Setup of tundra:
==> flow/design.v <==
module clk_ctrl
(
	input				wire				clk_i					,
	input				wire				rstn_i				,	
	input				wire	[15:0]	freq						,
	output			reg				dds1_o					,
	output			reg				dds_o						
);
reg	[31:0]	cnt;
wire	[63:0]	add;
assign add =freq*32'd4294967295/16'd30000;
always@(posedge clk_i or negedge rstn_i)
	if(rstn_i ==1'b0)
		cnt <=32'd0;
	else
		cnt <=cnt +add; 
always@(posedge clk_i or negedge rstn_i)
	if(rstn_i ==1'b0)
		dds_o <=1'b0;
	else if(cnt >=32'd2147483648)
		dds_o <=1'b1;
	else
		dds_o <=1'b0;		
reg	[31:0]	cnt1;
wire	[63:0]	add1;
assign add1 =(freq/8'd36)*32'd4294967295/16'd3000;
always@(posedge clk_i or negedge rstn_i)
	if(rstn_i ==1'b0)
		cnt1 <=32'd0;
	else
		cnt1 <=cnt1 +add1; 
always@(posedge clk_i or negedge rstn_i)
	if(rstn_i ==1'b0)
		dds1_o <=1'b0;
	else if(cnt1 >=32'd2147483648)
		dds1_o <=1'b1;
	else
		dds1_o <=1'b0;		
endmodule
make LEC_CHECK=0 ABC_AREA=1 CAP_MARGIN=20 CORE_ASPECT_RATIO=0.5 CORE_MARGIN=2 CORE_UTILIZATION=72 CTS_CLUSTER_DIAMETER=375 CTS_CLUSTER_SIZE=97 SLEW_MARGIN=20 TNS_END_PERCENT=100 finish   # period 16.8 ns
run.sh (not shown) runs the stock make flow with config.mk's settings and CLKGATE_MAP_FILE=.
In the summary table, tundra is marked failed, with error DPL-0033 raised in detailed placement.
--- input diff tundra..sierra ---
# tundra
export LEC_CHECK = 0
export ABC_AREA = 1
export CAP_MARGIN = 20
export CORE_ASPECT_RATIO = 0.5
export CORE_MARGIN = 2
export CORE_UTILIZATION = 72
export CTS_CLUSTER_DIAMETER = 375
export CTS_CLUSTER_SIZE = 97
export SLEW_MARGIN = 20
export TNS_END_PERCENT = 100
create_clock -name core_clock -period 16.8 [get_ports {clk_i}]
# sierra
export LEC_CHECK = 0
export CAP_MARGIN = 20
export CORE_MARGIN = 2
export CORE_UTILIZATION = 71
export SLEW_MARGIN = 20
create_clock -name core_clock -period 84.3 [get_ports {clk_i}]
Findings:
tundra never completed, since it errored out during detailed placement.
The flow did not stop early for sierra: all stages ran, and the layout cleared the timing, design-rule and antenna checks.
Compared sierra vs tundra, and area fraction in compound gates is up in sierra.
sierra vs tundra — simple-gate area share of the yosys netlist dropped 32 points.
When the final numbers for tundra and sierra were put side by side, the register area share after synthesis turned out to be smaller in sierra.
The synthesized area divided by synthesized cell count reported for sierra is greater than that of tundra by about 20%.
Floorplan die width delta for sierra relative to tundra: 26% lower
sierra — synthesized cell count 742 lower, tundra as reference
Inputs modified between sierra and fjord:
# sierra
export LEC_CHECK = 0
export CAP_MARGIN = 20
export CORE_MARGIN = 2
export CORE_UTILIZATION = 71
export SLEW_MARGIN = 20
create_clock -name core_clock -period 84.3 [get_ports {clk_i}]
# fjord
export LEC_CHECK = 0
export CAP_MARGIN = 20
export CORE_MARGIN = 2
export CORE_UTILIZATION = 40
export HOLD_SLACK_MARGIN = 0.2
export SLEW_MARGIN = 20
create_clock -name core_clock -period 90.8 [get_ports {clk_i}]
[summary]
- fjord has post-route core utilization below what sierra had.
- Routed wire in fjord totals more than in sierra.
- Chip area (higher): fjord
For xenon, these inputs were changed with respect to fjord:
# fjord
export LEC_CHECK = 0
export CAP_MARGIN = 20
export CORE_MARGIN = 2
export CORE_UTILIZATION = 40
export HOLD_SLACK_MARGIN = 0.2
export SLEW_MARGIN = 20
create_clock -name core_clock -period 90.8 [get_ports {clk_i}]
# xenon
export LEC_CHECK = 0
export CAP_MARGIN = 20
export CORE_MARGIN = 2
export CORE_UTILIZATION = 40
export SLEW_MARGIN = 20
create_clock -name core_clock -period 70.0 [get_ports {clk_i}]
Findings:
- Summary of xenon over fjord: cell count now larger; setup slack after layout down 4.53 ns.
- From xenon to fjord, final tally of setup violations did not move at all.
- xenon: post-cts resize count is 29 higher than what fjord reported.
- fjord → xenon: deepest level of the CTS H-tree did not really move; met1 capacity usage during global routing did not really move.
- In the flow results for fjord and xenon, the fraction of the cycle the final worst path needs is larger on xenon.
The inputs of harbor differ from those of xenon as listed below.
# xenon
export LEC_CHECK = 0
export CAP_MARGIN = 20
export CORE_MARGIN = 2
export CORE_UTILIZATION = 40
export SLEW_MARGIN = 20
create_clock -name core_clock -period 70.0 [get_ports {clk_i}]
# harbor
export LEC_CHECK = 0
export CAP_MARGIN = 35
export CORE_MARGIN = 2
export CORE_UTILIZATION = 40
export GPL_ROUTABILITY_DRIVEN = 0
export GPL_TIMING_DRIVEN = 0
export SLEW_MARGIN = 10
create_clock -name core_clock -period 70.0 [get_ports {clk_i}]
[summary]
From xenon to harbor, post-route antenna net violation count did not move at all. On clock transition at the registers of the reported paths, xenon and harbor are basically level. | clock insertion delay at the later pin of the skew report | harbor vs xenon | ≈ equal |. harbor vs. xenon: area added between synthesis and finish up 5.9 points; first-pass GRT wire length picked up an extra 3.4 mm; routed wire length higher.
